==> run G: inputs <==
// CPU
module CPU(
    input               clk         ,
    input               rstn        ,
    input               rf_dcp_rd   ,
    input [4:0]         rf_addr     ,
    output reg [31:0]   rf_out      ,
    output [7:0]        imem_addr   ,
    input [31:0]        imem_rdata  ,
    output [7:0]        dmem_addr   ,
    output [31:0]       dmem_wdata  ,
    output              dmem_we     ,
    input [31:0]        dmem_rdata  ,
    output              stop
    );
Settings: LEC_CHECK=0, ABC_AREA=0, CAP_MARGIN=20, CORE_MARGIN=5, CORE_UTILIZATION=58, PLACE_DENSITY_LB_ADDON=0.07, SLEW_MARGIN=15; clock period 5.78 ns.
run.sh (not shown) runs the stock make flow with config.mk's settings and CLKGATE_MAP_FILE=.
==> run Z: changes against run G <==
ABC_AREA = default   (was 0)
CORE_MARGIN = 2   (was 5)
CORE_UTILIZATION = 66   (was 58)
CTS_CLUSTER_DIAMETER = 32   (was default)
CTS_CLUSTER_SIZE = 14   (was default)
MAX_ROUTING_LAYER = met4   (was default)
PLACE_DENSITY_LB_ADDON = default   (was 0.07)
SLEW_MARGIN = 20   (was 15)
==> flow/constraint.sdc (replaced) <==
create_clock -name core_clock -period 6.52 [get_ports {clk}]
set_input_delay 1.3040 -clock core_clock [delete_from_list [all_inputs] [get_ports {clk}]]
set_output_delay 1.3040 -clock core_clock [all_outputs]
set_load 0.01 [all_outputs]
==> run D: changes against run G <==
ABC_AREA = default   (was 0)
CORE_MARGIN = 2   (was 5)
CORE_UTILIZATION = 40   (was 58)
PLACE_DENSITY_LB_ADDON = default   (was 0.07)
SLEW_MARGIN = 20   (was 15)
==> flow/constraint.sdc (replaced) <==
create_clock -name core_clock -period 10.5 [get_ports {clk}]
set_input_delay 2.1000 -clock core_clock [delete_from_list [all_inputs] [get_ports {clk}]]
set_output_delay 2.1000 -clock core_clock [all_outputs]
set_load 0.01 [all_outputs]
==> comparison table <==
metric	run D	run G	run Z
Result of the run	finished clean	failed layout checks	stopped before the end
Failing step	-	-	5_1_grt
Violated checks	-	setup timing	-
Vertical extent of the die	445 um	376 um	347 um
Critical path origin	rd_w[0]$_SDFF_PN0_	rs2[3]$_SDFF_PP0_	-
Setup repair bufs after CTS	0	39	30
Worst Path Arrival	10.64 ns	8.23 ns	-
Final Hold Violating Endpoints	0	0	-
Area-dominant class	registers	registers	-
Finish-stage setup viols	0	338	-
Setup crit start kind	register	register	-
Depth of the worst register-to-register path	31	33	-
Post-detail-place hpwl	217000 um	224000 um	222000 um
Register clock-pin slew on the reported worst setup and hold paths	0.06 ns	0.06 ns	-
Net Sw Power	4560 uW	8660 uW	-
Relative contribution of combinational cells to total power	0.179	0.214	-
Top fanout value on the critical path	32	18	-
Post-route worst setup slack	0.552 ns	-1.76 ns	-
Die extent in x	445 um	376 um	347 um
Total clock buffers created by CTS	166	154	239
TritonCTS clock tree	built	built	-
Tapcell count	2526	1768	-
Multi-input gates	5056	5057	-
Non-clock inverter count	141	141	-
Top routing layer in use	met5	met5	-


==> inputs of job 8097 <==
CPU again, from the RTL that the note above started with.
export LEC_CHECK = 0
export ABC_AREA = 0
export CAP_MARGIN = 20
export CELL_PAD_IN_SITES_DETAIL_PLACEMENT = 2
export CORE_ASPECT_RATIO = 1.55
export CORE_MARGIN = 2
export CORE_UTILIZATION = 35
export CTS_CLUSTER_DIAMETER = 27
export CTS_CLUSTER_SIZE = 57
export GPL_ROUTABILITY_DRIVEN = 0
export GPL_TIMING_DRIVEN = 0
export MAX_ROUTING_LAYER = met4
export MIN_ROUTING_LAYER = met2
export PLACE_DENSITY_LB_ADDON = 0.16
export SLEW_MARGIN = 0
export TNS_END_PERCENT = 50
create_clock -name core_clock -period 10.5 [get_ports {clk}]
==> job 580 (differences from job 8097) <==
Settings changed: ABC_AREA 0 to default, CELL_PAD_IN_SITES_DETAIL_PLACEMENT 2 to default, CORE_ASPECT_RATIO 1.55 to default, CORE_UTILIZATION 35 to 57, CTS_CLUSTER_DIAMETER 27 to default, CTS_CLUSTER_SIZE 57 to default, GPL_ROUTABILITY_DRIVEN 0 to default, GPL_TIMING_DRIVEN 0 to default, MAX_ROUTING_LAYER met4 to default, MIN_ROUTING_LAYER met2 to default, PLACE_DENSITY_LB_ADDON 0.16 to default, SETUP_SLACK_MARGIN from default to 1.82, SLEW_MARGIN 0 to 20, TNS_END_PERCENT 50 to default.
==> flow/constraint.sdc (replaced) <==
create_clock -name core_clock -period 6.87 [get_ports {clk}]
set_input_delay 1.3740 -clock core_clock [delete_from_list [all_inputs] [get_ports {clk}]]
set_output_delay 1.3740 -clock core_clock [all_outputs]
set_load 0.01 [all_outputs]
==> job 7123 (differences from job 8097) <==
Settings changed: ABC_AREA 0 to default, CELL_PAD_IN_SITES_DETAIL_PLACEMENT 2 to default, CORE_ASPECT_RATIO 1.55 to default, CORE_UTILIZATION 35 to 61, CTS_CLUSTER_DIAMETER 27 to default, CTS_CLUSTER_SIZE 57 to 14, GPL_ROUTABILITY_DRIVEN 0 to default, GPL_TIMING_DRIVEN 0 to default, MAX_ROUTING_LAYER met4 to default, MIN_ROUTING_LAYER met2 to default, PLACE_DENSITY_LB_ADDON 0.16 to default, SLEW_MARGIN 0 to 20, TNS_END_PERCENT 50 to default.
==> flow/constraint.sdc (replaced) <==
create_clock -name core_clock -period 6.52 [get_ports {clk}]
set_input_delay 1.3040 -clock core_clock [delete_from_list [all_inputs] [get_ports {clk}]]
set_output_delay 1.3040 -clock core_clock [all_outputs]
set_load 0.01 [all_outputs]
==> job 8205 (differences from job 8097) <==
Settings changed: ABC_AREA 0 to default, CELL_PAD_IN_SITES_DETAIL_PLACEMENT 2 to default, CORE_ASPECT_RATIO 1.55 to default, CORE_UTILIZATION 35 to 66, CTS_CLUSTER_DIAMETER 27 to default, CTS_CLUSTER_SIZE 57 to 44, GPL_ROUTABILITY_DRIVEN 0 to default, GPL_TIMING_DRIVEN 0 to default, MAX_ROUTING_LAYER met4 to default, MIN_ROUTING_LAYER met2 to default, PLACE_DENSITY_LB_ADDON 0.16 to default, SETUP_SLACK_MARGIN from default to -0.39, SLEW_MARGIN 0 to 20, TNS_END_PERCENT 50 to default.
==> flow/constraint.sdc (replaced) <==
create_clock -name core_clock -period 7.05 [get_ports {clk}]
set_input_delay 1.4100 -clock core_clock [delete_from_list [all_inputs] [get_ports {clk}]]
set_output_delay 1.4100 -clock core_clock [all_outputs]
set_load 0.01 [all_outputs]
==> comparison table <==
Status: job 8097 did not finish; job 7123 complete, but fails checks; job 8205 did not finish; job 580 complete, but fails checks
Last stage reached: job 8097 5_1_grt; job 7123 -; job 8205 5_1_grt; job 580 -
Layout check failures: job 8097 -; job 7123 setup timing; job 8205 -; job 580 setup timing
Part of the power in combinational logic: job 8097 -; job 7123 21.2%; job 8205 -; job 580 20.7%
Proportion of final cell area spent on non-clock buffers: job 8097 -; job 7123 8.52%; job 8205 -; job 580 8.86%
Worst Tran Pin Value: job 8097 -; job 7123 1.24 ns; job 8205 -; job 580 1.28 ns
Power of the clock network: job 8097 -; job 7123 8870 uW; job 8205 -; job 580 8780 uW
Largest buffer count on any clock path: job 8097 4; job 7123 3; job 8205 3; job 580 3
Total of buffers placed on input and output ports: job 8097 151; job 7123 153; job 8205 153; job 580 153
Required time of the critical path: job 8097 -; job 7123 7.26 ns; job 8205 -; job 580 7.61 ns
Count of max-cap constraint violations: job 8097 -; job 7123 0; job 8205 -; job 580 0
Post-layout net count: job 8097 -; job 7123 7939; job 8205 -; job 580 7931
Placed instance count: job 8097 10500; job 7123 9182; job 8205 8943; job 580 9249
Final Util: job 8097 -; job 7123 72.4%; job 8205 -; job 580 68.9%
Routed wl met3: job 8097 -; job 7123 55.0 mm; job 8205 -; job 580 44.9 mm
Power is estimated from default activity; no workload was simulated.
